Design labyrinth_car, start of the top module:
module labyrinth_car
(
	input  		 clk	,
	input  		 rst	,	 
	input  		 echoR,
	input  		 echoL,
	input  		 echoM,
	output 		 trigR,	 
	output 		 trigL,
	output 		 trigM,
	output 		 Tx	,
	output [3:0] motors_PWM,
	output 		 led,
	output 		 buzzer
);
make LEC_CHECK=0 CAP_MARGIN=35 CELL_PAD_IN_SITES_DETAIL_PLACEMENT=1 CELL_PAD_IN_SITES_GLOBAL_PLACEMENT=3 CORE_ASPECT_RATIO=1.12 CORE_MARGIN=2 CORE_UTILIZATION=46 GPL_TIMING_DRIVEN=1 PLACE_DENSITY_LB_ADDON=0.15 SLEW_MARGIN=20 TNS_END_PERCENT=65 finish   # period 3.82 ns
run.sh (not shown) runs the stock make flow with config.mk's settings and CLKGATE_MAP_FILE=.
The starting point ended with an error in global placement without I/O (3_1_place_gp_skip_io) on FLW-0024.
Change:
==> flow/config.mk (replaced) <==
export PLATFORM = sky130hd
export DESIGN_NAME = labyrinth_car
export DESIGN_NICKNAME = labyrinth_car
export VERILOG_FILES = /design/flow/design.v
export SDC_FILE = /design/flow/constraint.sdc
export NUM_CORES = 4
export LEC_CHECK = 0
export CAP_MARGIN = 20
export CORE_MARGIN = 2
export CORE_UTILIZATION = 40
export SLEW_MARGIN = 20
==> flow/constraint.sdc (replaced) <==
create_clock -name core_clock -period 10.0 [get_ports {clk}]
set_input_delay 2.0000 -clock core_clock [delete_from_list [all_inputs] [get_ports {clk}]]
set_output_delay 2.0000 -clock core_clock [all_outputs]
set_load 0.01 [all_outputs]
What happened:
- The changed run finished with timing, DRC and antenna clean
- synthesized cell count does not change
- die size is higher by 15%
- synthesized area stays the same
Change:
--- a/flow/config.mk
+++ b/flow/config.mk
@@ -8,4 +8,4 @@
 export CAP_MARGIN = 20
 export CORE_MARGIN = 2
-export CORE_UTILIZATION = 40
+export CORE_UTILIZATION = 67
 export SLEW_MARGIN = 20
==> flow/constraint.sdc (replaced) <==
create_clock -name core_clock -period 6.74 [get_ports {clk}]
set_input_delay 1.3480 -clock core_clock [delete_from_list [all_inputs] [get_ports {clk}]]
set_output_delay 1.3480 -clock core_clock [all_outputs]
set_load 0.01 [all_outputs]
Wire length drops by a few percent.
Maximum frequency came out higher slightly.
Design area came out lower by a few percent.
First-iteration DRC count went down by a few percent.
Worst setup slack is worse by 3.2 ns.
Power climbs by well over a third.
Global-route usage increases by 11 points.
Utilization came out higher by 29 points.
Sequential share of layout area is higher by 0.64 points.
Clock skew goes up by 0.0077 ns.
Change:
--- a/flow/config.mk
+++ b/flow/config.mk
@@ -8,4 +8,5 @@
 export CAP_MARGIN = 20
 export CORE_MARGIN = 2
-export CORE_UTILIZATION = 67
+export CORE_UTILIZATION = 72
+export CTS_CLUSTER_SIZE = 32
 export SLEW_MARGIN = 20
==> flow/constraint.sdc (replaced) <==
create_clock -name core_clock -period 7.77 [get_ports {clk}]
set_input_delay 1.5540 -clock core_clock [delete_from_list [all_inputs] [get_ports {clk}]]
set_output_delay 1.5540 -clock core_clock [all_outputs]
set_load 0.01 [all_outputs]
What happened: The new run completed without violations; total power shrinks by 13%; non-clock buffer count shrinks by 1; sequential power shrinks by 13%; global-route usage grows by 1.4 points; hold slack gets worse by 0.022 ns; clock skew shrinks by 0.0067 ns; worst setup slack gets better by 0.88 ns.

========
== v17 ==
labyrinth_car again, from the RTL that the note above started with.
## labyrinth_car
module labyrinth_car
(
	input  		 clk	,
	input  		 rst	,	 
	input  		 echoR,
	input  		 echoL,
	input  		 echoM,
	output 		 trigR,	 
	output 		 trigL,
	output 		 trigM,
	output 		 Tx	,
	output [3:0] motors_PWM,
	output 		 led,
	output 		 buzzer
);
wire [ 7:0] dataTransmit;
wire 			TxEnable 	;
wire [11:0] distanceR	;
wire [11:0] distanceL	;
wire [11:0] distanceM	;
wire 			endR 			;
wire 			endL			;
wire 			endM			;
wire [27:0]	duty			;
UART_Tx UART_Transmitter(
	.i_Clock(clk)        	,
	.i_Reset(rst)        	,
	.i_TX_DV(TxEnable)     	,
	.i_TX_Byte(dataTransmit),
	.o_TX_Serial(Tx) 		,
	.o_TX_Done()
);
algoritamKretanja AK
(
	.clk(clk)		,
	.rst(rst)		,
	.USR(distanceR),
	.USL(distanceL),
	.USM(distanceM),
	.endR(endR)		,
	.endL(endL)		,
	.endM(endM)		,
	.TxEnable(TxEnable)	,
	.TxData(dataTransmit),
	.duty(duty),
	.led(led),
	.buzzer(buzzer)
);
hcsr04 UltrasonicR
(
	.clk(clk)		,
	.rst(rst)		,
	.echoPin(echoR),
	.trigPin(trigR),
	.o_distance(distanceR),
	.M_end(endR)
);
hcsr04 UltrasonicL
(
	.clk(clk)		,
	.rst(rst)		,
	.echoPin(echoL),
	.trigPin(trigL),
	.o_distance(distanceL),
	.M_end(endL)
);
hcsr04 UltrasonicM
(
	.clk(clk)		,
	.rst(rst)		,
	.echoPin(echoM),
	.trigPin(trigM),
	.o_distance(distanceM),
	.M_end(endM)
);
PWM_generator PWM
(
	.clk(clk)	,
	.rst(rst)	,
	.duty(duty)	,
	.IN(motors_PWM)
);
endmodule
make LEC_CHECK=0 ABC_AREA=1 CAP_MARGIN=20 CORE_ASPECT_RATIO=0.9 CORE_MARGIN=2 CORE_UTILIZATION=72 CTS_CLUSTER_DIAMETER=181 GPL_ROUTABILITY_DRIVEN=0 PLACE_DENSITY_LB_ADDON=0.02 SLEW_MARGIN=20 finish   # period 3.96 ns
v17: flow complete, layout not clean; failing: setup timing
#### Input delta (v3 over v17)
# v17
export LEC_CHECK = 0
export ABC_AREA = 1
export CAP_MARGIN = 20
export CORE_ASPECT_RATIO = 0.9
export CORE_MARGIN = 2
export CORE_UTILIZATION = 72
export CTS_CLUSTER_DIAMETER = 181
export GPL_ROUTABILITY_DRIVEN = 0
export PLACE_DENSITY_LB_ADDON = 0.02
export SLEW_MARGIN = 20
create_clock -name core_clock -period 3.96 [get_ports {clk}]
# v3
export LEC_CHECK = 0
export CAP_MARGIN = 20
export CORE_MARGIN = 2
export CORE_UTILIZATION = 72
export SLEW_MARGIN = 20
create_clock -name core_clock -period 8.07 [get_ports {clk}]
--- outcome ---
v3 completed end to end with timing, DRC and antenna clean. The highest achievable clock rate reported for v3 is smaller than that of v17 by about 12%. Cells: v3 has fewer instances than v17. As of v3, synthesized area had fallen slightly compared to v17. Compared with v17, v3 shows a time the final worst path needs with I/O delays and setup that is 0.63 ns higher. Diff v17 -> v3 | post-synthesis share of cell area spent on xor and xnor gates | increase of 1.2 points. Going from v17 to v3, the relative contribution of the clock network to total power was found to have gone up by 0.3 points. Status: area fraction in full adders, half adders and majority gates parity (v17, v3). Compared with v17, v3 shows post-route total power that has gone down by more than half. Clock-pin transition on the worst setup and hold timing paths: v17 vs v3 — no meaningful difference. Re clock tree buffer count of the final layout: v17 was lower than v3.
Changes in v25 relative to v3:
# v3
export LEC_CHECK = 0
export CAP_MARGIN = 20
export CORE_MARGIN = 2
export CORE_UTILIZATION = 72
export SLEW_MARGIN = 20
create_clock -name core_clock -period 8.07 [get_ports {clk}]
# v25
export LEC_CHECK = 0
export CAP_MARGIN = 20
export CORE_MARGIN = 2
export CORE_UTILIZATION = 72
export SETUP_SLACK_MARGIN = 0.64
export SLEW_MARGIN = 20
create_clock -name core_clock -period 4.46 [get_ports {clk}]
==> comparison <==
- In v25 the implementation completed, yet the final layout does not meet the checks, the culprit being setup timing.
- The setup slack of v25 is smaller than that of v3.
- Compared with v3, v25 shows a overall track demand over capacity in global routing that is 1.2 points higher.
- Compared with v3, v25 shows number of logic stages on the critical path including buffering higher by about 10%.
- Comparing portion of the clock cycle consumed by the worst path in the final layout for v3 and v25, the bigger number came from v25.
- Re number of resized instances in the post-cts repair step: v25 is 24 up on v3.
- Per the comparison of v25 with v3, pin slew with the least headroom to its limit shows an increase of 0.11 ns; area after synthesis saw little to no change; via count saw an increase.
What v5 does differently from v25 at the input level:
# v25
export LEC_CHECK = 0
export CAP_MARGIN = 20
export CORE_MARGIN = 2
export CORE_UTILIZATION = 72
export SETUP_SLACK_MARGIN = 0.64
export SLEW_MARGIN = 20
create_clock -name core_clock -period 4.46 [get_ports {clk}]
# v5
export LEC_CHECK = 0
export CAP_MARGIN = 20
export CORE_MARGIN = 2
export CORE_UTILIZATION = 70
export SLEW_MARGIN = 20
create_clock -name core_clock -period 5.16 [get_ports {clk}]
## What came out
- In summary, v5 completed successfully, with a layout that passed the timing, DRC and antenna checks.
- In the metrics for v5 and v25, the one carrying the higher worst slack on hold paths is v5.
- The run showing the greater final critical delay including setup and external delays is v5.
- From v25 to v5 the numbers moved as follows: clock-buffer cell count now larger, clock network fraction of total power grew by 1.1 points.
- Diff v25 -> v5: share of the final layout cell area in multi-input gates has increased; routed wire length on met2 dropped about 6%; share of total power in sequential cells lost 1.0 points; overall power shows a reduction of 12%.
- Delta (v5 minus v25): die outline area shows an increase of about 2.8%; via count shows a reduction of 3.5%.
Power figures rest on the tool's default switching activity, not on a simulated workload.
